**design/flow/run.sh**
```bash
#!/bin/bash
# the make line also repeats each setting of config.mk as NAME=value (left out here)
make -C /OpenROAD-flow-scripts/flow DESIGN_CONFIG=/design/flow/config.mk WORK_HOME=/design/flow/orfs CLKGATE_MAP_FILE= finish
```
**design/flow/constraint.sdc**
```tcl
create_clock -name core_clock -period 3.25 [get_ports {clk}]
set_input_delay 0.6500 -clock core_clock [delete_from_list [all_inputs] [get_ports {clk}]]
set_output_delay 0.6500 -clock core_clock [all_outputs]
set_load 0.01 [all_outputs]
```
**design/flow/design.v**
```verilog
module abs_difference
#(parameter WIDTH = 8)
(ori, can, abs);
	input [WIDTH-1:0] ori, can;
	wire signed[WIDTH:0] neg1, neg2;
	output  [WIDTH-1:0] abs;
	assign neg1 = ori - can;
	assign neg2 = can - ori;
	assign abs = (neg1 < 0)? neg2[7:0] : neg1[7:0];
endmodule	
module SAD_4x8
#(parameter WIDTH = 8)
(
	input clk, rst, en,
	input [WIDTH-1:0]
		ori_0,
		ori_1,
		ori_2,
		ori_3,
		ori_4,
		ori_5,
		ori_6,
		ori_7,
		ori_8,
		ori_9,
		ori_10,
		ori_11,
		ori_12,
		ori_13,
		ori_14,
		ori_15,
		ori_16,
		ori_17,
		ori_18,
		ori_19,
		ori_20,
		ori_21,
		ori_22,
		ori_23,
		ori_24,
		ori_25,
		ori_26,
		ori_27,
		ori_28,
		ori_29,
		ori_30,
		ori_31,
		can_0,
		can_1,
		can_2,
		can_3,
		can_4,
		can_5,
		can_6,
		can_7,
		can_8,
		can_9,
		can_10,
		can_11,
		can_12,
		can_13,
		can_14,
		can_15,
		can_16,
		can_17,
		can_18,
		can_19,
		can_20,
		can_21,
		can_22,
		can_23,
		can_24,
		can_25,
		can_26,
		can_27,
		can_28,
		can_29,
		can_30,
		can_31,
	output [WIDTH+4:0] out_sad
 );
	reg [WIDTH-1:0] reg_ori_0,
					reg_ori_1,
					reg_ori_2,
					reg_ori_3,
					reg_ori_4,
					reg_ori_5,
					reg_ori_6,
					reg_ori_7,
					reg_ori_8,
					reg_ori_9,
					reg_ori_10,
					reg_ori_11,
					reg_ori_12,
					reg_ori_13,
					reg_ori_14,
					reg_ori_15,
					reg_ori_16,
					reg_ori_17,
					reg_ori_18,
					reg_ori_19,
					reg_ori_20,
					reg_ori_21,
					reg_ori_22,
					reg_ori_23,
					reg_ori_24,
					reg_ori_25,
					reg_ori_26,
					reg_ori_27,
					reg_ori_28,
					reg_ori_29,
					reg_ori_30,
					reg_ori_31,
					reg_can_0,
					reg_can_1,
					reg_can_2,
					reg_can_3,
					reg_can_4,
					reg_can_5,
					reg_can_6,
					reg_can_7,
					reg_can_8,
					reg_can_9,
					reg_can_10,
					reg_can_11,
					reg_can_12,
					reg_can_13,
					reg_can_14,
					reg_can_15,
					reg_can_16,
					reg_can_17,
					reg_can_18,
					reg_can_19,
					reg_can_20,
					reg_can_21,
					reg_can_22,
					reg_can_23,
					reg_can_24,
					reg_can_25,
					reg_can_26,
					reg_can_27,
					reg_can_28,
					reg_can_29,
					reg_can_30,
					reg_can_31;
	reg [WIDTH+1:0] reg_sum_0,
					reg_sum_1,
					reg_sum_2,
					reg_sum_3,
					reg_sum_4,
					reg_sum_5,
					reg_sum_6,
					reg_sum_7;
	reg [WIDTH+4:0] reg_total_sum;
	reg reg_en;
	wire [WIDTH+1:0] sum_0,
					 sum_1,
					 sum_2,
					 sum_3,
					 sum_4,
					 sum_5,
					 sum_6,
					 sum_7;
	wire [WIDTH-1:0] abs_diff_0,
					 abs_diff_1,
					 abs_diff_2,
					 abs_diff_3,
					 abs_diff_4,
					 abs_diff_5,
					 abs_diff_6,
					 abs_diff_7,
					 abs_diff_8,
					 abs_diff_9,
		 			 abs_diff_10,
		 			 abs_diff_11,
		 			 abs_diff_12,
		 			 abs_diff_13,
					 abs_diff_14,
					 abs_diff_15,
					 abs_diff_16,
					 abs_diff_17,
					 abs_diff_18,
					 abs_diff_19,
					 abs_diff_20,
					 abs_diff_21,
					 abs_diff_22,
					 abs_diff_23,
					 abs_diff_24,
					 abs_diff_25,
					 abs_diff_26,
					 abs_diff_27,
					 abs_diff_28,
					 abs_diff_29,
					 abs_diff_30,
					 abs_diff_31;
	always @(posedge clk)
	begin
		if(rst)
		begin
			reg_ori_0 <= 0;
			reg_ori_1 <= 0;
			reg_ori_2 <= 0;
			reg_ori_3 <= 0;
			reg_ori_4 <= 0;
			reg_ori_5 <= 0;
			reg_ori_6 <= 0;
			reg_ori_7 <= 0;
			reg_ori_8 <= 0;
			reg_ori_9 <= 0;
			reg_ori_10 <= 0;
			reg_ori_11 <= 0;
			reg_ori_12 <= 0;
			reg_ori_13 <= 0;
			reg_ori_14 <= 0;
			reg_ori_15 <= 0;
			reg_ori_16 <= 0;
			reg_ori_17 <= 0;
			reg_ori_18 <= 0;
			reg_ori_19 <= 0;
			reg_ori_20 <= 0;
			reg_ori_21 <= 0;
			reg_ori_22 <= 0;
			reg_ori_23 <= 0;
			reg_ori_24 <= 0;
			reg_ori_25 <= 0;
			reg_ori_26 <= 0;
			reg_ori_27 <= 0;
			reg_ori_28 <= 0;
			reg_ori_29 <= 0;
			reg_ori_30 <= 0;
			reg_ori_31 <= 0;
			reg_can_0 <= 0;
			reg_can_1 <= 0;
			reg_can_2 <= 0;
			reg_can_3 <= 0;
			reg_can_4 <= 0;
			reg_can_5 <= 0;
			reg_can_6 <= 0;
			reg_can_7 <= 0;
			reg_can_8 <= 0;
			reg_can_9 <= 0;
			reg_can_10 <= 0;
			reg_can_11 <= 0;
			reg_can_12 <= 0;
			reg_can_13 <= 0;
			reg_can_14 <= 0;
			reg_can_15 <= 0;
			reg_can_16 <= 0;
			reg_can_17 <= 0;
			reg_can_18 <= 0;
			reg_can_19 <= 0;
			reg_can_20 <= 0;
			reg_can_21 <= 0;
			reg_can_22 <= 0;
			reg_can_23 <= 0;
			reg_can_24 <= 0;
			reg_can_25 <= 0;
			reg_can_26 <= 0;
			reg_can_27 <= 0;
			reg_can_28 <= 0;
			reg_can_29 <= 0;
			reg_can_30 <= 0;
			reg_can_31 <= 0;
			reg_en <= 0;			
		end
		else
		begin
			if(en)
			begin
				reg_ori_0 <= ori_0;
				reg_ori_1 <= ori_1;
				reg_ori_2 <= ori_2;
				reg_ori_3 <= ori_3;
				reg_ori_4 <= ori_4;
				reg_ori_5 <= ori_5;
				reg_ori_6 <= ori_6;
				reg_ori_7 <= ori_7;
				reg_ori_8 <= ori_8;
				reg_ori_9 <= ori_9;
				reg_ori_10 <= ori_10;
				reg_ori_11 <= ori_11;
				reg_ori_12 <= ori_12;
				reg_ori_13 <= ori_13;
				reg_ori_14 <= ori_14;
				reg_ori_15 <= ori_15;
				reg_ori_16 <= ori_16;
				reg_ori_17 <= ori_17;
				reg_ori_18 <= ori_18;
				reg_ori_19 <= ori_19;
				reg_ori_20 <= ori_20;
				reg_ori_21 <= ori_21;
				reg_ori_22 <= ori_22;
				reg_ori_23 <= ori_23;
				reg_ori_24 <= ori_24;
				reg_ori_25 <= ori_25;
				reg_ori_26 <= ori_26;
				reg_ori_27 <= ori_27;
				reg_ori_28 <= ori_28;
				reg_ori_29 <= ori_29;
				reg_ori_30 <= ori_30;
				reg_ori_31 <= ori_31;
				reg_can_0 <= can_0;
				reg_can_1 <= can_1;
				reg_can_2 <= can_2;
				reg_can_3 <= can_3;
				reg_can_4 <= can_4;
				reg_can_5 <= can_5;
				reg_can_6 <= can_6;
				reg_can_7 <= can_7;
				reg_can_8 <= can_8;
				reg_can_9 <= can_9;
				reg_can_10 <= can_10;
				reg_can_11 <= can_11;
				reg_can_12 <= can_12;
				reg_can_13 <= can_13;
				reg_can_14 <= can_14;
				reg_can_15 <= can_15;
				reg_can_16 <= can_16;
				reg_can_17 <= can_17;
				reg_can_18 <= can_18;
				reg_can_19 <= can_19;
				reg_can_20 <= can_20;
				reg_can_21 <= can_21;
				reg_can_22 <= can_22;
				reg_can_23 <= can_23;
				reg_can_24 <= can_24;
				reg_can_25 <= can_25;
				reg_can_26 <= can_26;
				reg_can_27 <= can_27;
				reg_can_28 <= can_28;
				reg_can_29 <= can_29;
				reg_can_30 <= can_30;
				reg_can_31 <= can_31;
			end
			reg_en <= en;
		end
	end
	abs_difference #(WIDTH) b_abs_diff_0 (reg_ori_0, reg_can_0, abs_diff_0);
	abs_difference #(WIDTH) b_abs_diff_1 (reg_ori_1, reg_can_1, abs_diff_1);
	abs_difference #(WIDTH) b_abs_diff_2 (reg_ori_2, reg_can_2, abs_diff_2);
	abs_difference #(WIDTH) b_abs_diff_3 (reg_ori_3, reg_can_3, abs_diff_3);
	abs_difference #(WIDTH) b_abs_diff_4 (reg_ori_4, reg_can_4, abs_diff_4);
	abs_difference #(WIDTH) b_abs_diff_5 (reg_ori_5, reg_can_5, abs_diff_5);
	abs_difference #(WIDTH) b_abs_diff_6 (reg_ori_6, reg_can_6, abs_diff_6);
	abs_difference #(WIDTH) b_abs_diff_7 (reg_ori_7, reg_can_7, abs_diff_7);
	abs_difference #(WIDTH) b_abs_diff_8 (reg_ori_8, reg_can_8, abs_diff_8);
	abs_difference #(WIDTH) b_abs_diff_9 (reg_ori_9, reg_can_9, abs_diff_9);
	abs_difference #(WIDTH) b_abs_diff_10 (reg_ori_10, reg_can_10, abs_diff_10);
	abs_difference #(WIDTH) b_abs_diff_11 (reg_ori_11, reg_can_11, abs_diff_11);
	abs_difference #(WIDTH) b_abs_diff_12 (reg_ori_12, reg_can_12, abs_diff_12);
	abs_difference #(WIDTH) b_abs_diff_13 (reg_ori_13, reg_can_13, abs_diff_13);
	abs_difference #(WIDTH) b_abs_diff_14 (reg_ori_14, reg_can_14, abs_diff_14);
	abs_difference #(WIDTH) b_abs_diff_15 (reg_ori_15, reg_can_15, abs_diff_15);
	abs_difference #(WIDTH) b_abs_diff_16 (reg_ori_16, reg_can_16, abs_diff_16);
	abs_difference #(WIDTH) b_abs_diff_17 (reg_ori_17, reg_can_17, abs_diff_17);
	abs_difference #(WIDTH) b_abs_diff_18 (reg_ori_18, reg_can_18, abs_diff_18);
	abs_difference #(WIDTH) b_abs_diff_19 (reg_ori_19, reg_can_19, abs_diff_19);
	abs_difference #(WIDTH) b_abs_diff_20 (reg_ori_20, reg_can_20, abs_diff_20);
	abs_difference #(WIDTH) b_abs_diff_21 (reg_ori_21, reg_can_21, abs_diff_21);
	abs_difference #(WIDTH) b_abs_diff_22 (reg_ori_22, reg_can_22, abs_diff_22);
	abs_difference #(WIDTH) b_abs_diff_23 (reg_ori_23, reg_can_23, abs_diff_23);
	abs_difference #(WIDTH) b_abs_diff_24 (reg_ori_24, reg_can_24, abs_diff_24);
	abs_difference #(WIDTH) b_abs_diff_25 (reg_ori_25, reg_can_25, abs_diff_25);
	abs_difference #(WIDTH) b_abs_diff_26 (reg_ori_26, reg_can_26, abs_diff_26);
	abs_difference #(WIDTH) b_abs_diff_27 (reg_ori_27, reg_can_27, abs_diff_27);
	abs_difference #(WIDTH) b_abs_diff_28 (reg_ori_28, reg_can_28, abs_diff_28);
	abs_difference #(WIDTH) b_abs_diff_29 (reg_ori_29, reg_can_29, abs_diff_29);
	abs_difference #(WIDTH) b_abs_diff_30 (reg_ori_30, reg_can_30, abs_diff_30);
	abs_difference #(WIDTH) b_abs_diff_31 (reg_ori_31, reg_can_31, abs_diff_31);
	assign sum_0 = abs_diff_0 +
				   abs_diff_1 +
				   abs_diff_2 +
				   abs_diff_3;
	assign sum_1 = abs_diff_4 +
				   abs_diff_5 +
				   abs_diff_6 +
				   abs_diff_7;
	assign sum_2 = abs_diff_8 +
				   abs_diff_9 +
				   abs_diff_10 +
				   abs_diff_11;
    assign sum_3 = abs_diff_12 +
				   abs_diff_13 +
				   abs_diff_14 +
				   abs_diff_15;
	assign sum_4 = abs_diff_16 +
				   abs_diff_17 +
				   abs_diff_18 +
				   abs_diff_19;
	assign sum_5 = abs_diff_20 +
				   abs_diff_21 +
				   abs_diff_22 +
				   abs_diff_23;
	assign sum_6 = abs_diff_24 +
				   abs_diff_25 +
				   abs_diff_26 +
				   abs_diff_27;
	assign sum_7 = abs_diff_28 +
				   abs_diff_29 +
				   abs_diff_30 +
				   abs_diff_31;
	always @(posedge clk)
	begin
		if(rst)
		begin
			reg_sum_0 <= 0;
			reg_sum_1 <= 0;
			reg_sum_2 <= 0;
			reg_sum_3 <= 0;
			reg_sum_4 <= 0;
			reg_sum_5 <= 0;
			reg_sum_6 <= 0;
			reg_sum_7 <= 0;
		end
		else
		begin
			reg_sum_0 <= sum_0;
			reg_sum_1 <= sum_1;
			reg_sum_2 <= sum_2;
			reg_sum_3 <= sum_3;
			reg_sum_4 <= sum_4;
			reg_sum_5 <= sum_5;
			reg_sum_6 <= sum_6;
			reg_sum_7 <= sum_7;
		end
	end
	always @(posedge clk)
	begin
		if(rst)
		begin
			reg_total_sum <= 0;
		end
		else
		begin
			if(reg_en)
				reg_total_sum <= reg_sum_0 +
								 reg_sum_1 +
								 reg_sum_2 +
								 reg_sum_3 +
								 reg_sum_4 +
								 reg_sum_5 +
								 reg_sum_6 +
								 reg_sum_7;
		end
	end
	assign out_sad = reg_total_sum;
endmodule
module control
(
	input  clk, rst, init, finish, ack,
 	output en, done, rst_sad
);
	reg [3:0] state;
	reg reg_en, reg_done, reg_rst_sad;
	parameter INIT = 0, CALC = 1, WAIT = 2, DONE = 3;
	always @(state)
	begin
		case(state)
			INIT:
			begin
				reg_rst_sad = 1;
				reg_done = 0;
				reg_en = 0;
			end
			CALC:
			begin
				reg_rst_sad = 0;
				reg_done = 0;
				reg_en = 1;
			end
			WAIT:
			begin
				reg_rst_sad = 0;
				reg_done = 0;
				reg_en = 1;
			end
			DONE:
			begin
				reg_rst_sad = 0;
				reg_done = 1;
				reg_en = 0;
			end
			default:
			begin
				reg_rst_sad = 1;
				reg_done = 0;
				reg_en = 0;
			end
		endcase
	end
	always @(posedge clk or posedge rst)
	begin
		if(rst)
			state <= INIT;
		else
		begin
			case(state)
				INIT:
				begin
					if(init)
						state <= CALC;
					else
						state <= INIT;
				end
				CALC:
				begin
					if(init)
						state <= CALC;
					else
						state <= WAIT;
				end
				WAIT:
				begin
					if(finish)
						state <= DONE;
					else
						state <= WAIT;
				end
				DONE:
				begin
					if(ack)
						state <= INIT;
					else
						state <= DONE;
				end
			endcase
		end
	end
	assign rst_sad = reg_rst_sad;
	assign en = reg_en;
	assign done = reg_done;
endmodule
module top_level
#(parameter WIDTH = 8)
(
	input clk, rst, init, finish, ack,
	input [WIDTH-1:0]
		ori_0,
		ori_1,
		ori_2,
		ori_3,
		ori_4,
		ori_5,
		ori_6,
		ori_7,
		ori_8,
		ori_9,
		ori_10,
		ori_11,
		ori_12,
		ori_13,
		ori_14,
		ori_15,
		ori_16,
		ori_17,
		ori_18,
		ori_19,
		ori_20,
		ori_21,
		ori_22,
		ori_23,
		ori_24,
		ori_25,
		ori_26,
		ori_27,
		ori_28,
		ori_29,
		ori_30,
		ori_31,
		can_0,
		can_1,
		can_2,
		can_3,
		can_4,
		can_5,
		can_6,
		can_7,
		can_8,
		can_9,
		can_10,
		can_11,
		can_12,
		can_13,
		can_14,
		can_15,
		can_16,
		can_17,
		can_18,
		can_19,
		can_20,
		can_21,
		can_22,
		can_23,
		can_24,
		can_25,
		can_26,
		can_27,
		can_28,
		can_29,
		can_30,
		can_31,
	output done,
	output [WIDTH+4:0] out_sad
	);
	reg [WIDTH-1:0] reg_ori_0,
					reg_ori_1,
					reg_ori_2,
					reg_ori_3,
					reg_ori_4,
					reg_ori_5,
					reg_ori_6,
					reg_ori_7,
					reg_ori_8,
					reg_ori_9,
					reg_ori_10,
					reg_ori_11,
					reg_ori_12,
					reg_ori_13,
					reg_ori_14,
					reg_ori_15,
					reg_ori_16,
					reg_ori_17,
					reg_ori_18,
					reg_ori_19,
					reg_ori_20,
					reg_ori_21,
					reg_ori_22,
					reg_ori_23,
					reg_ori_24,
					reg_ori_25,
					reg_ori_26,
					reg_ori_27,
					reg_ori_28,
					reg_ori_29,
					reg_ori_30,
					reg_ori_31,
					reg_can_0,
					reg_can_1,
					reg_can_2,
					reg_can_3,
					reg_can_4,
					reg_can_5,
					reg_can_6,
					reg_can_7,
					reg_can_8,
					reg_can_9,
					reg_can_10,
					reg_can_11,
					reg_can_12,
					reg_can_13,
					reg_can_14,
					reg_can_15,
					reg_can_16,
					reg_can_17,
					reg_can_18,
					reg_can_19,
					reg_can_20,
					reg_can_21,
					reg_can_22,
					reg_can_23,
					reg_can_24,
					reg_can_25,
					reg_can_26,
					reg_can_27,
					reg_can_28,
					reg_can_29,
					reg_can_30,
					reg_can_31;
	wire rst_regs, en;
	control b_control(
		.clk(clk),
		.rst(rst),
		.init(init),
		.finish(finish),
		.ack(ack),
		.en(en),
		.done(done),
		.rst_sad(rst_regs)
		);
	SAD_4x8 b_SAD_4x8(
		.clk(clk),
		.rst(rst_regs),
		.en(en),
		.ori_0(ori_0),
		.ori_1(ori_1),
		.ori_2(ori_2),
		.ori_3(ori_3),
		.ori_4(ori_4),
		.ori_5(ori_5),
		.ori_6(ori_6),
		.ori_7(ori_7),
		.ori_8(ori_8),
		.ori_9(ori_9),
		.ori_10(ori_10),
		.ori_11(ori_11),
		.ori_12(ori_12),
		.ori_13(ori_13),
		.ori_14(ori_14),
		.ori_15(ori_15),
		.ori_16(ori_16),
		.ori_17(ori_17),
		.ori_18(ori_18),
		.ori_19(ori_19),
		.ori_20(ori_20),
		.ori_21(ori_21),
		.ori_22(ori_22),
		.ori_23(ori_23),
		.ori_24(ori_24),
		.ori_25(ori_25),
		.ori_26(ori_26),
		.ori_27(ori_27),
		.ori_28(ori_28),
		.ori_29(ori_29),
		.ori_30(ori_30),
		.ori_31(ori_31),
		.can_0(can_0),
		.can_1(can_1),
		.can_2(can_2),
		.can_3(can_3),
		.can_4(can_4),
		.can_5(can_5),
		.can_6(can_6),
		.can_7(can_7),
		.can_8(can_8),
		.can_9(can_9),
		.can_10(can_10),
		.can_11(can_11),
		.can_12(can_12),
		.can_13(can_13),
		.can_14(can_14),
		.can_15(can_15),
		.can_16(can_16),
		.can_17(can_17),
		.can_18(can_18),
		.can_19(can_19),
		.can_20(can_20),
		.can_21(can_21),
		.can_22(can_22),
		.can_23(can_23),
		.can_24(can_24),
		.can_25(can_25),
		.can_26(can_26),
		.can_27(can_27),
		.can_28(can_28),
		.can_29(can_29),
		.can_30(can_30),
		.can_31(can_31),
		.out_sad(out_sad)
		);
endmodule
```
**design/flow/config.mk**
```make
export PLATFORM = sky130hd
export DESIGN_NAME = top_level
export DESIGN_NICKNAME = top_level
export VERILOG_FILES = /design/flow/design.v
export SDC_FILE = /design/flow/constraint.sdc
export NUM_CORES = 4
export LEC_CHECK = 0
export CAP_MARGIN = 20
export CORE_MARGIN = 2
export CORE_UTILIZATION = 52
export SLEW_MARGIN = 20
```
==> ci_impl_report.md, run 1 <==
### Metrics collected by this job

| Metric | Value |
|---|---|
| CTS tree | `yes` |
| R2R setup slack | `-2200 ps` |
| Max cap viols | `0` |
| Post-route DRC | `0` |
| Yosys warnings | `2` |
| CTS H-tree depth | `3` |
| Via count of the first global-routing pass | `52,202` |
| Gate count of the mapped netlist | `6,118` |
| DR WL/cell | `17.2 µm` |
| Status | `finished with violations` |
| Average cell area after synthesis | `8.29 µm²` |
| Simple share | `0.139` |
| Final Max Tran Viols | `0` |
| CP cell instances | `ha_4 -> a21o_1 -> a21oi_2 -> o21ai_2 -> or4_4 -> a2111o_1 -> o211ai_1 -> fa_1 -> inv_2 -> fa_1 -> fa_1 -> fa_1 -> inv_2 -> ha_4 -> a21o_1 -> a21o_1 -> a221oi_2 -> o21ai_1 -> nor3b_2 -> nor3_2` |
| Cell taking the most area after synthesis | `sky130_fd_sc_hd__dfxtp_1` |
| Post-route worst setup slack | `-2200 ps` |
| Worst r2r dst | `b_SAD_4x8.reg_total_sum[12]$_SDFFE_PN0P_` |
| HPWL after DPL | `124,000 µm` |
| Cell area after synthesis | `50,700 µm²` |
| Chip area in the Yosys report | `50,700 µm²` |
| CP required | `3780 ps` |
| Fmax achieved | `184 MHz` |
| Final weighted congestion in routability-driven placement | `0.947` |
| CP endpoint | `b_SAD_4x8.reg_total_sum[12]$_SDFFE_PN0P_` |
| CP Depth | `20` |
| Initial antenna violation count | `4` |
| Most area-consuming cells after synthesis | `sky130_fd_sc_hd__dfxtp_1 (24%), sky130_fd_sc_hd__ha_1 (16%), sky130_fd_sc_hd__fa_1 (7.6%)` |
| Buffers on Ports | `530` |
| Worst-case clock skew | `33.1 ps` |
| Post-route cell area | `77,200 µm²` |
| Final sum of negative setup slack | `-90,060 ps` |
| Site row count | `114` |
| Transition at the pin with the smallest max-transition slack | `1120 ps` |
| Remaining global-route overflow | `0` |
| Critical Path Source | `b_SAD_4x8.reg_sum_0[1]$_SDFF_PN0_` |
| Worst Hold Margin | `201 ps` |
| Vert. Die Dim | `316 µm` |
| Iteration-0 DRC Markers | `2,790` |
| Fillers | `6,597` |
| Skew-Pair Late Insertion Delay | `660 ps` |
| Sink count of the clock tree | `610` |
| Hold violation count in the final report | `0` |
| Synth Area in XOR/XNOR | `0.0411` |
| Slew Limit Headroom | `0.251` |
| Most used flip-flop cell | `sky130_fd_sc_hd__dfxtp_1` |
| Width of the die | `316 µm` |
| Worst slack after detailed placement | `-2150 ps` |
| Path type of the worst min-delay path | `input pin to asynchronous set/reset pin` |
| Crit end category | `flip-flop` |
| Layout Check Fails | `negative setup slack` |
| Pin count of the biggest net entering global routing | `189` |
| Detailed-router iteration count before antenna repair | `5` |
| Synth async-reset ratio | `0.00656` |
| Area enclosed by the die boundary | `100,000 µm²` |
| Placeable core region | `96,700 µm²` |
| Source of the worst register-to-register timing path | `b_SAD_4x8.reg_sum_0[1]$_SDFF_PN0_` |
| Total tool warning count | `262` |
| Total track usage | `0.316` |
| Worst path buffer plus inverter count | `2` |
| Post-layout period usage | `1.68` |
| Arrival time of data at the critical path endpoint | `5980 ps` |
| Final tally of setup violations | `83` |
| Initial core utilization | `0.524` |
| Post-Synth Adder-Cell Area | `0.233` |
| Flops out of synthesis | `610` |
| Seq/Total Area, Yosys | `0.241` |
| Post-synth EDFFs | `0` |
| Synth logic family | `adder cells` |
| Via density per instance | `5.38` |
| Post-synthesis to final-layout area growth | `52.2%` |
| Worst R2R Path Depth | `20` |
| Clk buf depth | `3` |
| Instance area after placement | `71,100 µm²` |
| Placed cell count | `9,267` |
| Synthesized net count | `7,463` |
| First-pass GRT wire length | `259,000 µm` |
| Remaining number of nets flagged by the antenna check after routing | `0` |
| Worst Path Class, Setup | `flip-flop to flip-flop` |
| Final Core Density | `0.798` |
| Clock root cell | `sky130_fd_sc_hd__clkbuf_16` |
| Nets | `9,531` |
| Period minus WS final | `5450 ps` |
| Yosys cell count | `6,118` |
| Highest cell delay on the worst timing path | `540 ps` |
| Setup crit start kind | `flip-flop` |
| Top-area cell type share of the netlist area | `0.239` |
| Synth cell types | `81` |
| Finished Layout Cells | `9,522` |
| Most popular library cell in the synthesized design by count | `sky130_fd_sc_hd__inv_1` |
| Clock edge transition at the registers on the reported setup and hold paths | `60 ps` |
| Total number of vias | `51,206` |
| Most common cell on crit path | `sky130_fd_sc_hd__fa_1` |
| Share of cell area taken by muxes after synthesis | `0.0311` |
| Top-level I/O count | `531` |
| Post-synthesis compound-gate area fraction | `0.225` |
| Final WL | `163,000 µm` |
| Number of buffers created by CTS | `76` |
| CP top delay family | `adder cells` |
| Top cell types by occurrence after synthesis | `sky130_fd_sc_hd__inv_1 (885), sky130_fd_sc_hd__nand2_1 (692), sky130_fd_sc_hd__ha_1 (635)` |
| Setup repair after global routing missed its margin | `yes` |
| Max FO, Critical Path | `2` |
| Worst path slowest cell | `sky130_fd_sc_hd__fa_1` |
[routing by layer]
layer,part of all wire,GRT usage
met4,0.041,0.126
met5,0,0
met1,0.42,0.385
met3,0.044,0.0377
met2,0.50,0.564
[cell type report]
type,instances,area [µm²],share of cell area
antenna,4,10.0,0.000130
clock buffer,102,2150,0.0279
timing repair buffer,2298,19100,0.247
tap,1276,1600,0.0207
clock inverter,32,389,0.00504
inverter,886,3360,0.0436
sequential,610,12300,0.159
multi-input combinational,4314,38300,0.496
[timing repair]
action	CTS	global route
pin swaps	275	238
hold buffers	0	0
setup endpoints to repair	84	84
setup buffers	100	56
resized	267	235
gates cloned	0	0
==> inputs of run 2 (changes only) <==
CORE_UTILIZATION = 72   (was 52)
CTS_CLUSTER_DIAMETER = 353   (was default)
PLACE_DENSITY = 0.66   (was default)
TNS_END_PERCENT = 5   (was default)
clock period = 5.2 ns   (was 3.25 ns; I/O delays follow)
==> ci_impl_report.md, run 2 <==
### Metrics collected by this job

| Metric | Value |
|---|---|
| Yosys cell count | `6,118 (unchanged)` |
| Final weighted congestion in routability-driven placement | `0.975 (was 0.947)` |
| R2R setup slack | `-260 ps (was -2200 ps)` |
| Remaining number of nets flagged by the antenna check after routing | `0 (unchanged)` |
| Most used flip-flop cell | `sky130_fd_sc_hd__dfxtp_1 (unchanged)` |
| Max FO, Critical Path | `3 (was 2)` |
| Post-synthesis to final-layout area growth | `17.5% (was 52.2%)` |
| Synth Area in XOR/XNOR | `0.0411 (unchanged)` |
| First-pass GRT wire length | `227,000 µm (was 259,000 µm)` |
| Most popular library cell in the synthesized design by count | `sky130_fd_sc_hd__inv_1 (unchanged)` |
| Path type of the worst min-delay path | `flip-flop to flip-flop (was input pin to asynchronous set/reset pin)` |
| Cell taking the most area after synthesis | `sky130_fd_sc_hd__dfxtp_1 (unchanged)` |
| Highest cell delay on the worst timing path | `580 ps (was 540 ps)` |
| Pin count of the biggest net entering global routing | `253 (was 189)` |
| Total number of vias | `46,220 (was 51,206)` |
| Total tool warning count | `266 (was 262)` |
| Chip area in the Yosys report | `50,700 µm² (unchanged)` |
| Worst path buffer plus inverter count | `8 (was 2)` |
| Fillers | `4,091 (was 6,597)` |
| DR WL/cell | `19.0 µm (was 17.2 µm)` |
| Setup repair after global routing missed its margin | `yes (unchanged)` |
| Period minus WS final | `5460 ps (was 5450 ps)` |
| Flops out of synthesis | `610 (unchanged)` |
| Synth async-reset ratio | `0.00656 (unchanged)` |
| Worst R2R Path Depth | `24 (was 20)` |
| CP required | `5740 ps (was 3780 ps)` |
| Area of combinational cells with multiple inputs | `34,400 µm² (was 38,300 µm²)` |
| Yosys warnings | `2 (unchanged)` |
| Clock root cell | `sky130_fd_sc_hd__clkbuf_16 (unchanged)` |
| Cts hold-fix bufs | `0 (unchanged)` |
| Finished Layout Cells | `7,486 (was 9,522)` |
| Synthesized net count | `7,463 (unchanged)` |
| Post-layout period usage | `1.05 (was 1.68)` |
| Sink count of the clock tree | `610 (unchanged)` |
| Final Max Tran Viols | `0 (unchanged)` |
| Total track usage | `0.375 (was 0.316)` |
| Register area | `12,200 µm² (was 12,300 µm²)` |
| Instance area after placement | `56,600 µm² (was 71,100 µm²)` |
| Top-level I/O count | `531 (unchanged)` |
| Final WL | `142,000 µm (was 163,000 µm)` |
| Synth logic family | `adder cells (unchanged)` |
| Worst slack after detailed placement | `-227 ps (was -2150 ps)` |
| Simple share | `0.139 (unchanged)` |
| Placed cell count | `7,347 (was 9,267)` |
| Post-route worst setup slack | `-256 ps (was -2200 ps)` |
| Worst Path Class, Setup | `flip-flop to flip-flop (unchanged)` |
| Detailed-router iteration count before antenna repair | `6 (was 5)` |
| Average cell area after synthesis | `8.29 µm² (unchanged)` |
| Site row count | `97 (was 114)` |
| Setup crit start kind | `flip-flop (unchanged)` |
| Max cap viols | `0 (unchanged)` |
| Synth cell types | `81 (unchanged)` |
| Buffers on Ports | `530 (unchanged)` |
| Worst r2r dst | `b_SAD_4x8.reg_total_sum[8]$_SDFFE_PN0P_ (was b_SAD_4x8.reg_total_sum[12]$_SDFFE_PN0P_)` |
| Arrival time of data at the critical path endpoint | `6000 ps (was 5980 ps)` |
| Top-area cell type share of the netlist area | `0.239 (unchanged)` |
| Critical Path Source | `b_SAD_4x8.reg_sum_1[0]$_SDFF_PN0_ (was b_SAD_4x8.reg_sum_0[1]$_SDFF_PN0_)` |
| Clock edge transition at the registers on the reported setup and hold paths | `70 ps (was 60 ps)` |
| CP endpoint | `b_SAD_4x8.reg_total_sum[8]$_SDFFE_PN0P_ (was b_SAD_4x8.reg_total_sum[12]$_SDFFE_PN0P_)` |
| Critical hold path startpoint | `b_SAD_4x8.reg_ori_26[7]$_SDFFE_PN0P_` |
| Fmax achieved | `183 MHz (was 184 MHz)` |
| CP top delay family | `adder cells (unchanged)` |
| CTS tree | `yes (unchanged)` |
| Final tally of setup violations | `5 (was 83)` |
| Layout Check Fails | `negative setup slack (unchanged)` |
| Number of buffers created by CTS | `70 (was 76)` |
| Clk buf depth | `3 (unchanged)` |
| Post-Synth Adder-Cell Area | `0.233 (unchanged)` |
| Via count of the first global-routing pass | `45,834 (was 52,202)` |
| Area enclosed by the die boundary | `72,500 µm² (was 100,000 µm²)` |
| Top cell types by occurrence after synthesis | `sky130_fd_sc_hd__inv_1 (885), sky130_fd_sc_hd__nand2_1 (692), sky130_fd_sc_hd__ha_1 (635) (unchanged)` |
| Seq/Total Area, Yosys | `0.241 (unchanged)` |
| Transition at the pin with the smallest max-transition slack | `1150 ps (was 1120 ps)` |
| Post-route DRC | `0 (unchanged)` |
| CP cell instances | `ha_2 -> fa_2 -> a21o_1 -> a21oi_2 -> buf_4 -> buf_4 -> buf_4 -> buf_4 -> buf_4 -> xnor2_2 -> fa_1 -> inv_2 -> fa_2 -> fa_1 -> fa_1 -> inv_2 -> ha_4 -> buf_4 -> o21ai_2 -> o21ai_2 -> a21oi_2 -> nor2b_1 -> o211a_1 -> nor3_1 (was ha_4 -> a21o_1 -> a21oi_2 -> o21ai_2 -> or4_4 -> a2111o_1 -> o211ai_1 -> fa_1 -> inv_2 -> fa_1 -> fa_1 -> fa_1 -> inv_2 -> ha_4 -> a21o_1 -> a21o_1 -> a221oi_2 -> o21ai_1 -> nor3b_2 -> nor3_2)` |
| Crit end category | `flip-flop (unchanged)` |
| Slew Limit Headroom | `0.231 (was 0.251)` |
| CTS H-tree depth | `3 (unchanged)` |
| Worst path slowest cell | `sky130_fd_sc_hd__fa_2 (was sky130_fd_sc_hd__fa_1)` |
| Initial antenna violation count | `4 (unchanged)` |
| Hold violation count in the final report | `0 (unchanged)` |
| Nets | `7,835 (was 9,531)` |
| Cell area after synthesis | `50,700 µm² (unchanged)` |
| HPWL after DPL | `105,000 µm (was 124,000 µm)` |
| Placeable core region | `69,900 µm² (was 96,700 µm²)` |
| Vert. Die Dim | `269 µm (was 316 µm)` |
| Remaining global-route overflow | `0 (unchanged)` |
| Worst Hold Margin | `464 ps (was 201 ps)` |
| Gate count of the mapped netlist | `6,118 (unchanged)` |
| Worst-case clock skew | `20.0 ps (was 33.1 ps)` |
| Status | `finished with violations (unchanged)` |
| Iteration-0 DRC Markers | `4,186 (was 2,790)` |
| Cell depth of the worst hold path | `2` |
| Skew-Pair Late Insertion Delay | `630 ps (was 660 ps)` |
| Width of the die | `269 µm (was 316 µm)` |
| Share of cell area taken by muxes after synthesis | `0.0311 (unchanged)` |
| Post-synth EDFFs | `0 (unchanged)` |
| Most area-consuming cells after synthesis | `sky130_fd_sc_hd__dfxtp_1 (24%), sky130_fd_sc_hd__ha_1 (16%), sky130_fd_sc_hd__fa_1 (7.6%) (unchanged)` |
| Source of the worst register-to-register timing path | `b_SAD_4x8.reg_sum_1[0]$_SDFF_PN0_ (was b_SAD_4x8.reg_sum_0[1]$_SDFF_PN0_)` |
| Post-synthesis compound-gate area fraction | `0.225 (unchanged)` |
| End point of the worst hold path | `b_SAD_4x8.reg_ori_26[7]$_SDFFE_PN0P_` |
| Most common cell on crit path | `sky130_fd_sc_hd__buf_4 (was sky130_fd_sc_hd__fa_1)` |
| Post-route cell area | `59,600 µm² (was 77,200 µm²)` |
| Initial core utilization | `0.725 (was 0.524)` |
| CP Depth | `24 (was 20)` |
| Via density per instance | `6.17 (was 5.38)` |
[run 2: routing by layer]
layer	wire, µm	vias up	part of all wire	global-route usage
li1	-	21964	-	-
met2	67800	2038	0.48	0.642
met3	10300	520	0.072	0.0582
met1	55700	21694	0.39	0.456
met5	34	-	0.00024	0
met4	8120	4	0.057	0.193
[run 2: repair_timing]
item                                    4_1_cts  5_1_grt
endpoints found under the setup margin       11       32
resized                                      22       88
pin swaps                                    31       47
buffers inserted                              6        4
[run 2: cell type report]
cell class	instances	share of cell area
Multi-Input combinational cell	4314	0.577
Clock buffer	100	0.0356
Sequential cell	610	0.205
Clock inverter	26	0.00615
Timing Repair Buffer	608	0.100
Antenna cell	2	0.0000840
Tap cell	940	0.0197
Inverter	886	0.0559
[run 2: per-stage QoR]
stage	util	TNS, ps
2_1_floorplan	-	0
5_1_grt	0.852	-3200
3_5_place_dp	0.809	-951
4_1_cts	0.846	-484
3_3_place_gp	0.809	-325
6_report	0.852	-839
==> inputs of run 3 (changes only) <==
CELL_PAD_IN_SITES_GLOBAL_PLACEMENT = 0   (was default)
CORE_ASPECT_RATIO = 0.69   (was default)
CORE_UTILIZATION = 64   (was 72)
CTS_CLUSTER_DIAMETER = default   (was 353)
CTS_CLUSTER_SIZE = 35   (was default)
PLACE_DENSITY = default   (was 0.66)
SETUP_SLACK_MARGIN = -0.65   (was default)
SLEW_MARGIN = 5   (was 20)
TNS_END_PERCENT = default   (was 5)
clock period = 7.09 ns   (was 5.2 ns; I/O delays follow)
==> ci_impl_report.md, run 3 <==
### Metrics collected by this job

| Metric | Value |
|---|---|
| CP top delay family | `adder cells (unchanged)` |
| Cts hold-fix bufs | `0 (unchanged)` |
| Remaining global-route overflow | `0 (unchanged)` |
| Yosys cell count | `6,118 (unchanged)` |
| Critical Path Source | `b_SAD_4x8.reg_sum_1[0]$_SDFF_PN0_ (unchanged)` |
| Remaining number of nets flagged by the antenna check after routing | `0 (unchanged)` |
| Final tally of setup violations | `0 (was 5)` |
| Total track usage | `0.325 (was 0.375)` |
| Synth cell types | `81 (unchanged)` |
| Final weighted congestion in routability-driven placement | `0.955 (was 0.975)` |
| Post-route cell area | `58,600 µm² (was 59,600 µm²)` |
| Amount of wire on met2 after detailed routing | `60,600 µm (was 67,800 µm)` |
| Site row count | `85 (was 97)` |
| End point of the worst hold path | `b_SAD_4x8.reg_ori_8[7]$_SDFFE_PN0P_ (was b_SAD_4x8.reg_ori_26[7]$_SDFFE_PN0P_)` |
| Crit end category | `flip-flop (unchanged)` |
| Number of buffers created by CTS | `67 (was 70)` |
| Total number of vias | `44,881 (was 46,220)` |
| Post-synthesis compound-gate area fraction | `0.225 (unchanged)` |
| CP required | `7620 ps (was 5740 ps)` |
| Via density per instance | `5.97 (was 6.17)` |
| Arrival time of data at the critical path endpoint | `6430 ps (was 6000 ps)` |
| Detailed-router iteration count before antenna repair | `8 (was 6)` |
| First-pass GRT wire length | `218,000 µm (was 227,000 µm)` |
| Share of cell area taken by muxes after synthesis | `0.0311 (unchanged)` |
| Yosys warnings | `2 (unchanged)` |
| Vert. Die Dim | `238 µm (was 269 µm)` |
| Most popular library cell in the synthesized design by count | `sky130_fd_sc_hd__inv_1 (unchanged)` |
| Initial antenna violation count | `1 (was 4)` |
| Final WL | `137,000 µm (was 142,000 µm)` |
| Post-Synth Adder-Cell Area | `0.233 (unchanged)` |
| Clock edge transition at the registers on the reported setup and hold paths | `70 ps (about the same)` |
| Synth async-reset ratio | `0.00656 (unchanged)` |
| Most used flip-flop cell | `sky130_fd_sc_hd__dfxtp_1 (unchanged)` |
| Wire length on met1 | `62,400 µm (was 55,700 µm)` |
| Placed cell count | `7,396 (was 7,347)` |
| Max FO, Critical Path | `6 (was 3)` |
| Clock root cell | `sky130_fd_sc_hd__clkbuf_16 (unchanged)` |
| Number of setup buffers added after CTS | `0 (was 6)` |
| Pin count of the biggest net entering global routing | `214 (was 253)` |
| Clk buf depth | `3 (unchanged)` |
| CP Depth | `21 (was 24)` |
| Width of the die | `343 µm (was 269 µm)` |
| Synth logic family | `adder cells (unchanged)` |
| CTS H-tree depth | `3 (unchanged)` |
| Cell depth of the worst hold path | `2 (unchanged)` |
| Status | `finished clean (was finished with violations)` |
| Final Max Tran Viols | `0 (unchanged)` |
| Sink count of the clock tree | `610 (unchanged)` |
| R2R setup slack | `1190 ps (was -260 ps)` |
| Worst Hold Margin | `469 ps (was 464 ps)` |
| Area enclosed by the die boundary | `81,500 µm² (was 72,500 µm²)` |
| Worst Path Class, Setup | `flip-flop to flip-flop (unchanged)` |
| Post-synthesis to final-layout area growth | `15.7% (was 17.5%)` |
| Cell area after synthesis | `50,700 µm² (unchanged)` |
| Setup repair after global routing missed its margin | `no (was yes)` |
| Setup crit start kind | `flip-flop (unchanged)` |
| Initial core utilization | `0.648 (was 0.725)` |
| DR WL/cell | `18.2 µm (was 19.0 µm)` |
| Fillers | `6,018 (was 4,091)` |
| Post-synth EDFFs | `0 (unchanged)` |
| Highest cell delay on the worst timing path | `520 ps (was 580 ps)` |
| Hold violation count in the final report | `0 (unchanged)` |
| Worst slack after detailed placement | `1220 ps (was -227 ps)` |
| Finished Layout Cells | `7,519 (was 7,486)` |
| Total tool warning count | `266 (unchanged)` |
| CP cell instances | `ha_1 -> fa_1 -> a21o_1 -> a21oi_1 -> nor2b_1 -> o21a_1 -> o41ai_1 -> xnor2_1 -> fa_1 -> inv_1 -> fa_1 -> fa_1 -> fa_1 -> inv_1 -> ha_1 -> a21o_1 -> a21o_1 -> a221oi_1 -> o21ai_0 -> and3_1 -> nor3_1 (was ha_2 -> fa_2 -> a21o_1 -> a21oi_2 -> buf_4 -> buf_4 -> buf_4 -> buf_4 -> buf_4 -> xnor2_2 -> fa_1 -> inv_2 -> fa_2 -> fa_1 -> fa_1 -> inv_2 -> ha_4 -> buf_4 -> o21ai_2 -> o21ai_2 -> a21oi_2 -> nor2b_1 -> o211a_1 -> nor3_1)` |
| Top cell types by occurrence after synthesis | `sky130_fd_sc_hd__inv_1 (885), sky130_fd_sc_hd__nand2_1 (692), sky130_fd_sc_hd__ha_1 (635) (unchanged)` |
| Period minus WS final | `5900 ps (was 5460 ps)` |
| Fmax achieved | `170 MHz (was 183 MHz)` |
| Iteration-0 DRC Markers | `3,816 (was 4,186)` |
| Synth Area in XOR/XNOR | `0.0411 (unchanged)` |
| Cell resize tally after clock tree synthesis | `0 (was 22)` |
| Skew-Pair Late Insertion Delay | `630 ps (about the same)` |
| Post-layout period usage | `0.832 (was 1.05)` |
| Simple share | `0.139 (unchanged)` |
| Top-level I/O count | `531 (unchanged)` |
| Path type of the worst min-delay path | `flip-flop to flip-flop (unchanged)` |
| CTS tree | `yes (unchanged)` |
| Max cap viols | `0 (unchanged)` |
| Cell taking the most area after synthesis | `sky130_fd_sc_hd__dfxtp_1 (unchanged)` |
| Worst R2R Path Depth | `21 (was 24)` |
| Via count of the first global-routing pass | `42,543 (was 45,834)` |
| Worst path buffer plus inverter count | `2 (was 8)` |
| Buffers on Ports | `530 (unchanged)` |
| Worst-case clock skew | `27.4 ps (was 20.0 ps)` |
| Post-route DRC | `0 (unchanged)` |
| Final Core Density | `0.750 (was 0.852)` |
| Flops out of synthesis | `610 (unchanged)` |
| Final sum of negative setup slack | `0 ps (was -839 ps)` |
| Most common cell on crit path | `sky130_fd_sc_hd__fa_1 (was sky130_fd_sc_hd__buf_4)` |
| Highest Signal Layer | `met4 (was met5)` |
| Slew Limit Headroom | `0.251 (was 0.231)` |
| Worst path slowest cell | `sky130_fd_sc_hd__fa_1 (was sky130_fd_sc_hd__fa_2)` |
| Top-area cell type share of the netlist area | `0.239 (unchanged)` |
| Average cell area after synthesis | `8.29 µm² (unchanged)` |
| Critical hold path startpoint | `b_SAD_4x8.reg_ori_8[7]$_SDFFE_PN0P_ (was b_SAD_4x8.reg_ori_26[7]$_SDFFE_PN0P_)` |
| Synthesized net count | `7,463 (unchanged)` |
| CP endpoint | `b_SAD_4x8.reg_total_sum[12]$_SDFFE_PN0P_ (was b_SAD_4x8.reg_total_sum[8]$_SDFFE_PN0P_)` |
| HPWL after DPL | `105,000 µm (about the same)` |
| Transition at the pin with the smallest max-transition slack | `1120 ps (was 1150 ps)` |
| Most area-consuming cells after synthesis | `sky130_fd_sc_hd__dfxtp_1 (24%), sky130_fd_sc_hd__ha_1 (16%), sky130_fd_sc_hd__fa_1 (7.6%) (unchanged)` |
| Placeable core region | `78,200 µm² (was 69,900 µm²)` |
| Source of the worst register-to-register timing path | `b_SAD_4x8.reg_sum_1[0]$_SDFF_PN0_ (unchanged)` |
| Worst r2r dst | `b_SAD_4x8.reg_total_sum[12]$_SDFFE_PN0P_ (was b_SAD_4x8.reg_total_sum[8]$_SDFFE_PN0P_)` |
| Total length of routed met3 wires | `9150 µm (was 10,300 µm)` |
| Seq/Total Area, Yosys | `0.241 (unchanged)` |
| Instance area after placement | `56,200 µm² (was 56,600 µm²)` |
| Post-route worst setup slack | `1190 ps (was -256 ps)` |
| Nets | `7,766 (was 7,835)` |
| Chip area in the Yosys report | `50,700 µm² (unchanged)` |
| Gate count of the mapped netlist | `6,118 (unchanged)` |
==> run 3: area by class of cell <==
class / count / area [µm²] / area share
antenna: 1 / 2.50 / 0.0000427
clock buffer: 96 / 2050 / 0.0350
clock inverter: 26 / 329 / 0.00561
inverter: 886 / 3330 / 0.0569
multi-input combinational: 4314 / 33900 / 0.579
sequential: 610 / 12200 / 0.209
tap: 1044 / 1310 / 0.0223
timing repair buffer: 542 / 5450 / 0.0929
==> run 3: per-layer routing <==
metal  GRT usage  vias to the layer above
li1            -                    21842
met1       0.460                    21139
met2       0.509                     1632
met3      0.0437                      268
met4       0.110                        0
met5           0                        -
==> inputs of run 4 (changes only) <==
CAP_MARGIN = 5   (was 20)
CELL_PAD_IN_SITES_GLOBAL_PLACEMENT = default   (was 0)
CORE_ASPECT_RATIO = default   (was 0.69)
CORE_UTILIZATION = 72   (was 64)
CTS_CLUSTER_DIAMETER = 90   (was default)
CTS_CLUSTER_SIZE = default   (was 35)
PLACE_DENSITY = 0.65   (was default)
SETUP_SLACK_MARGIN = 0.74   (was -0.65)
SLEW_MARGIN = 20   (was 5)
clock period = 3.02 ns   (was 7.09 ns; I/O delays follow)
==> ci_impl_report.md, run 4 <==
## Implementation flow summary

| Metric | Value |
|---|---|
| Status | `stopped before the end (was finished clean)` |
| Stage reached | `detailed placement (3_5_place_dp)` |
| Error Message | `[ERROR DPL-0038] Utilization greater than 100%, impossible to legalize` |
| Gate count of the mapped netlist | `6,118 (unchanged)` |
| Cell taking the most area after synthesis | `sky130_fd_sc_hd__dfxtp_1 (unchanged)` |
| Top-area cell type share of the netlist area | `0.239 (unchanged)` |
| Final weighted congestion in routability-driven placement | `1.03 (was 0.955)` |
| Synth cell types | `81 (unchanged)` |
| Width of the die | `269 µm (was 343 µm)` |
| Most area-consuming cells after synthesis | `sky130_fd_sc_hd__dfxtp_1 (24%), sky130_fd_sc_hd__ha_1 (16%), sky130_fd_sc_hd__fa_1 (7.6%) (unchanged)` |
| Post-Synth Adder-Cell Area | `0.233 (unchanged)` |
| Flops out of synthesis | `610 (unchanged)` |
| Seq/Total Area, Yosys | `0.241 (unchanged)` |
| Chip area in the Yosys report | `50,700 µm² (unchanged)` |
| Yosys warnings | `2 (unchanged)` |
| Synth async-reset ratio | `0.00656 (unchanged)` |
| Area enclosed by the die boundary | `72,500 µm² (was 81,500 µm²)` |
| Placeable core region | `69,900 µm² (was 78,200 µm²)` |
| Vert. Die Dim | `269 µm (was 238 µm)` |
| Most popular library cell in the synthesized design by count | `sky130_fd_sc_hd__inv_1 (unchanged)` |
| Site row count | `97 (was 85)` |
| Buffers on Ports | `530 (unchanged)` |
| Initial core utilization | `0.725 (was 0.648)` |
| Post-synth EDFFs | `0 (unchanged)` |
| Top-level I/O count | `531 (unchanged)` |
| Yosys cell count | `6,118 (unchanged)` |
| Synthesized net count | `7,463 (unchanged)` |
| Most used flip-flop cell | `sky130_fd_sc_hd__dfxtp_1 (unchanged)` |
| Simple share | `0.139 (unchanged)` |
| Post-synthesis compound-gate area fraction | `0.225 (unchanged)` |
| Synth Area in XOR/XNOR | `0.0411 (unchanged)` |
| Synth logic family | `adder cells (unchanged)` |
| Share of cell area taken by muxes after synthesis | `0.0311 (unchanged)` |
| Top cell types by occurrence after synthesis | `sky130_fd_sc_hd__inv_1 (885), sky130_fd_sc_hd__nand2_1 (692), sky130_fd_sc_hd__ha_1 (635) (unchanged)` |
| Cell area after synthesis | `50,700 µm² (unchanged)` |
| Average cell area after synthesis | `8.29 µm² (unchanged)` |
==> run 4: through the flow <==
stage | setup TNS [ps] | instance area (µm²)
2_1_floorplan | -75760 | 53000
3_3_place_gp | -100000 | 70200
==> inputs of run 5 (changes only) <==
ABC_AREA = 1   (was default)
CAP_MARGIN = 20   (was 5)
CTS_CLUSTER_DIAMETER = 398   (was 90)
CTS_CLUSTER_SIZE = 99   (was default)
PLACE_DENSITY = 0.36   (was 0.65)
SETUP_SLACK_MARGIN = default   (was 0.74)
clock period = 3.25 ns   (was 3.02 ns; I/O delays follow)
==> ci_impl_report.md, run 5 <==
## Implementation flow summary

| Metric | Value |
|---|---|
| Status | `stopped before the end (unchanged)` |
| Stage reached | `global routing (5_1_grt) (was detailed placement (3_5_place_dp))` |
| Error Message | `[ERROR GRT-0232] Routing congestion too high. Check the congestion heatmap in the GUI. (was [ERROR DPL-0038] Utilization greater than 100%, impossible to legalize)` |
| Total track usage | `1.00` |
| Top-level I/O count | `531 (unchanged)` |
| Average cell area after synthesis | `6.71 µm² (was 8.29 µm²)` |
| Share of cell area taken by muxes after synthesis | `0 (was 0.0311)` |
| Most area-consuming cells after synthesis | `sky130_fd_sc_hd__dfxtp_1 (22%), sky130_fd_sc_hd__ha_1 (15%), sky130_fd_sc_hd__inv_1 (13%) (was sky130_fd_sc_hd__dfxtp_1 (24%), sky130_fd_sc_hd__ha_1 (16%), sky130_fd_sc_hd__fa_1 (7.6%))` |
| HPWL after DPL | `139,000 µm` |
| Seq/Total Area, Yosys | `0.223 (was 0.241)` |
| Post-synth EDFFs | `0 (unchanged)` |
| Width of the die | `280 µm (was 269 µm)` |
| Top-area cell type share of the netlist area | `0.222 (was 0.239)` |
| Gate count of the mapped netlist | `8,158 (was 6,118)` |
| Flops out of synthesis | `610 (unchanged)` |
| Synth Area in XOR/XNOR | `0.0490 (was 0.0411)` |
| Remaining global-route overflow | `6,367` |
| Synthesized net count | `9,503 (was 7,463)` |
| Most used flip-flop cell | `sky130_fd_sc_hd__dfxtp_1 (unchanged)` |
| Top cell types by occurrence after synthesis | `sky130_fd_sc_hd__inv_1 (1,827), sky130_fd_sc_hd__nand2_1 (1,701), sky130_fd_sc_hd__o21ai_0 (1,098) (was sky130_fd_sc_hd__inv_1 (885), sky130_fd_sc_hd__nand2_1 (692), sky130_fd_sc_hd__ha_1 (635))` |
| Area enclosed by the die boundary | `78,300 µm² (was 72,500 µm²)` |
| Chip area in the Yosys report | `54,700 µm² (was 50,700 µm²)` |
| Placeable core region | `75,600 µm² (was 69,900 µm²)` |
| Clk buf depth | `3` |
| Post-Synth Adder-Cell Area | `0.216 (was 0.233)` |
| Yosys cell count | `8,158 (was 6,118)` |
| Yosys warnings | `2 (unchanged)` |
| Site row count | `101 (was 97)` |
| Sink count of the clock tree | `610` |
| Final weighted congestion in routability-driven placement | `1.03 (about the same)` |
| Most popular library cell in the synthesized design by count | `sky130_fd_sc_hd__inv_1 (unchanged)` |
| Initial core utilization | `0.724 (was 0.725)` |
| Synth cell types | `41 (was 81)` |
| Synth logic family | `adder cells (unchanged)` |
| Post-synthesis compound-gate area fraction | `0.176 (was 0.225)` |
| Number of buffers created by CTS | `10` |
| CTS H-tree depth | `1` |
| Cell area after synthesis | `54,700 µm² (was 50,700 µm²)` |
| Vert. Die Dim | `280 µm (was 269 µm)` |
| Simple share | `0.187 (was 0.139)` |
| Clock root cell | `sky130_fd_sc_hd__clkbuf_16` |
| Cell taking the most area after synthesis | `sky130_fd_sc_hd__dfxtp_1 (unchanged)` |
| Cts hold-fix bufs | `0` |
| Synth async-reset ratio | `0.00656 (unchanged)` |
| Buffers on Ports | `530 (unchanged)` |
run 5: through the flow:
stage / std cells / util / setup slack (ps) / setup TNS, ps / area, µm²
after floorplan: 8158 / - / -940 / -23210 / 57100
after global placement: 10302 / 0.916 / -1110 / -42970 / 69200
after detailed placement: 10302 / 0.916 / -1380 / -54780 / 69200
after CTS: 10366 / 0.942 / -1540 / -55040 / 71200
run 5: per-layer routing:
layer,overflow,track usage
met1,75,0.879
met2,4872,1.30
met3,71,0.764
met4,1346,1.16
met5,3,0.565
run 5: repair_timing:
| item | in CTS |
|---|---|
| resized | 327 |
| buffers inserted | 53 |
| pin swaps | 213 |
| endpoints found under the setup margin | 80 |
==> inputs of run 6 (changes only) <==
ABC_AREA = default   (was 1)
CELL_PAD_IN_SITES_GLOBAL_PLACEMENT = 2   (was default)
CORE_UTILIZATION = 37   (was 72)
CTS_CLUSTER_DIAMETER = default   (was 398)
CTS_CLUSTER_SIZE = default   (was 99)
PLACE_DENSITY = 0.5   (was 0.36)
SETUP_SLACK_MARGIN = -0.65   (was default)
SLEW_MARGIN = 5   (was 20)
clock period = 7.09 ns   (was 3.25 ns; I/O delays follow)
==> ci_impl_report.md, run 6 <==
### Metrics collected by this job

| Metric | Value |
|---|---|
| Status | `finished clean (was stopped before the end)` |
| Seq/Total Area, Yosys | `0.241 (was 0.223)` |
| Post-synthesis to final-layout area growth | `18.3%` |
| Post-synthesis compound-gate area fraction | `0.225 (was 0.176)` |
| Average cell area after synthesis | `8.29 µm² (was 6.71 µm²)` |
| Met1 track demand over resource | `0.286` |
| Width of the die | `374 µm (was 280 µm)` |
| Cell taking the most area after synthesis | `sky130_fd_sc_hd__dfxtp_1 (unchanged)` |
| Vert. Die Dim | `374 µm (was 280 µm)` |
| Met2 capacity usage during global routing | `0.366` |
| Path type of the worst min-delay path | `flip-flop to flip-flop` |
| Remaining number of nets flagged by the antenna check after routing | `0` |
| Sink count of the clock tree | `610 (unchanged)` |
| Clk buf depth | `3 (unchanged)` |
| Gate count of the mapped netlist | `6,118 (was 8,158)` |
| DR WL/cell | `18.5 µm` |
| Chip area in the Yosys report | `50,700 µm² (was 54,700 µm²)` |
| CP endpoint | `b_SAD_4x8.reg_total_sum[12]$_SDFFE_PN0P_` |
| Transition at the pin with the smallest max-transition slack | `1460 ps` |
| Most used flip-flop cell | `sky130_fd_sc_hd__dfxtp_1 (unchanged)` |
| Area enclosed by the die boundary | `140,000 µm² (was 78,300 µm²)` |
| Count of antenna diodes in the layout | `0` |
| CP cell instances | `ha_1 -> fa_1 -> a21o_1 -> a21oi_1 -> nor2b_1 -> o21a_1 -> o41ai_1 -> xnor2_1 -> fa_1 -> inv_1 -> fa_1 -> fa_1 -> fa_1 -> inv_1 -> ha_1 -> a21o_1 -> a21o_1 -> a221oi_1 -> o21ai_0 -> and3_1 -> nor3_1` |
| Total tool warning count | `260` |
| Max cap viols | `0` |
| Number of setup buffers added after CTS | `0 (was 53)` |
| Most area-consuming cells after synthesis | `sky130_fd_sc_hd__dfxtp_1 (24%), sky130_fd_sc_hd__ha_1 (16%), sky130_fd_sc_hd__fa_1 (7.6%) (was sky130_fd_sc_hd__dfxtp_1 (22%), sky130_fd_sc_hd__ha_1 (15%), sky130_fd_sc_hd__inv_1 (13%))` |
| Final Max Tran Viols | `0` |
| Detailed-router iteration count before antenna repair | `6` |
| Most common cell on crit path | `sky130_fd_sc_hd__fa_1` |
| Max FO, Critical Path | `6` |
| Yosys cell count | `6,118 (was 8,158)` |
| Fillers | `13,516` |
| Period minus WS final | `5850 ps` |
| Highest cell delay on the worst timing path | `520 ps` |
| Cell resize tally after clock tree synthesis | `0 (was 327)` |
| Final sum of negative setup slack | `0 ps` |
| Final tally of setup violations | `0` |
| R2R setup slack | `1240 ps` |
| HPWL after DPL | `120,000 µm (was 139,000 µm)` |
| Clock edge transition at the registers on the reported setup and hold paths | `60 ps` |
| Skew-Pair Late Insertion Delay | `680 ps` |
| Final weighted congestion in routability-driven placement | `0.871 (was 1.03)` |
| Slew Limit Headroom | `0.0261` |
| Cell depth of the worst hold path | `2` |
| Placeable core region | `136,000 µm² (was 75,600 µm²)` |
| Grt peak-use layer | `met2` |
| Post-route DRC | `0` |
| Crit end category | `flip-flop` |
| Buffers on Ports | `530 (unchanged)` |
| Flops out of synthesis | `610 (unchanged)` |
| Worst-case clock skew | `25.5 ps` |
| Setup crit start kind | `flip-flop` |
| CP required | `7680 ps` |
| Post-layout period usage | `0.826` |
| Fmax achieved | `171 MHz` |
| Initial antenna violation count | `7` |
| Initial core utilization | `0.374 (was 0.724)` |
| CP Depth | `21` |
| Synth logic family | `adder cells (unchanged)` |
| Synthesized net count | `7,463 (was 9,503)` |
| Worst Hold Margin | `464 ps` |
| CP top delay family | `adder cells` |
| Via count of the first global-routing pass | `43,101` |
| Post-synth EDFFs | `0 (unchanged)` |
| Yosys warnings | `2 (unchanged)` |
| Worst Path Class, Setup | `flip-flop to flip-flop` |
| Post-Synth Adder-Cell Area | `0.233 (was 0.216)` |
| CTS H-tree depth | `3 (was 1)` |
| Hold violation count in the final report | `0` |
| Arrival time of data at the critical path endpoint | `6440 ps` |
| Met3 track demand over resource | `0.0317` |
| Share of cell area taken by muxes after synthesis | `0.0311 (was 0)` |
| Synth async-reset ratio | `0.00656 (unchanged)` |
| Site row count | `135 (was 101)` |
| Most popular library cell in the synthesized design by count | `sky130_fd_sc_hd__inv_1 (unchanged)` |
| Simple share | `0.139 (was 0.187)` |
| First-pass GRT wire length | `242,000 µm` |
| Total number of vias | `42,988` |
| Final WL | `153,000 µm` |
| Worst path slowest cell | `sky130_fd_sc_hd__fa_1` |
| Synth cell types | `81 (was 41)` |
| Top-area cell type share of the netlist area | `0.239 (was 0.222)` |
| Critical hold path startpoint | `b_SAD_4x8.reg_ori_5[7]$_SDFFE_PN0P_` |
| Nets | `7,784` |
| Number of buffers created by CTS | `82 (was 10)` |
| Cts hold-fix bufs | `0 (unchanged)` |
| Top-level I/O count | `531 (unchanged)` |
| Source of the worst register-to-register timing path | `b_SAD_4x8.reg_sum_1[0]$_SDFF_PN0_` |
| Total track usage | `0.214` |
| End point of the worst hold path | `b_SAD_4x8.reg_ori_5[7]$_SDFFE_PN0P_` |
| CTS tree | `yes` |
| Worst R2R Path Depth | `21` |
| Setup repair after global routing missed its margin | `no` |
| Worst path buffer plus inverter count | `2` |
| Via density per instance | `5.19` |
| Cell area after synthesis | `50,700 µm² (was 54,700 µm²)` |
| Clock root cell | `sky130_fd_sc_hd__clkbuf_16 (unchanged)` |
| Pin count of the biggest net entering global routing | `194` |
| Worst r2r dst | `b_SAD_4x8.reg_total_sum[12]$_SDFFE_PN0P_` |
| Top cell types by occurrence after synthesis | `sky130_fd_sc_hd__inv_1 (885), sky130_fd_sc_hd__nand2_1 (692), sky130_fd_sc_hd__ha_1 (635) (was sky130_fd_sc_hd__inv_1 (1,827), sky130_fd_sc_hd__nand2_1 (1,701), sky130_fd_sc_hd__o21ai_0 (1,098))` |
| Synth Area in XOR/XNOR | `0.0411 (was 0.0490)` |
| Iteration-0 DRC Markers | `2,520` |
| Remaining global-route overflow | `0` |
| Critical Path Source | `b_SAD_4x8.reg_sum_1[0]$_SDFF_PN0_` |
[run 6: layer usage]
| metal | part of all wire | vias to the layer above |
|---|---|---|
| li1 | - | 21859 |
| met1 | 0.47 | 20207 |
| met2 | 0.47 | 759 |
| met3 | 0.038 | 151 |
| met4 | 0.016 | 12 |
| met5 | 0.00048 | - |
[run 6: final cells by class]
class | instances | area [µm²] | area share
well taps | 1781 | 2230 | 0.0372
flip-flops and latches | 610 | 12200 | 0.204
multi-input cells | 4314 | 33900 | 0.566
inverters | 886 | 3330 | 0.0556
repair buffers | 545 | 5470 | 0.0912
clock buffers | 114 | 2370 | 0.0395
clock inverters | 36 | 389 | 0.00649
[run 6: per-stage QoR]
stage	cells	util	area, µm²	worst slack, ps
2_1_floorplan	6118	-	50700	1660
3_3_place_gp	8136	0.422	57200	1340
3_5_place_dp	8136	0.422	57200	1260
4_1_cts	8286	0.442	60000	1250
5_1_grt	8286	0.442	60000	862
6_report	8286	0.442	60000	1240
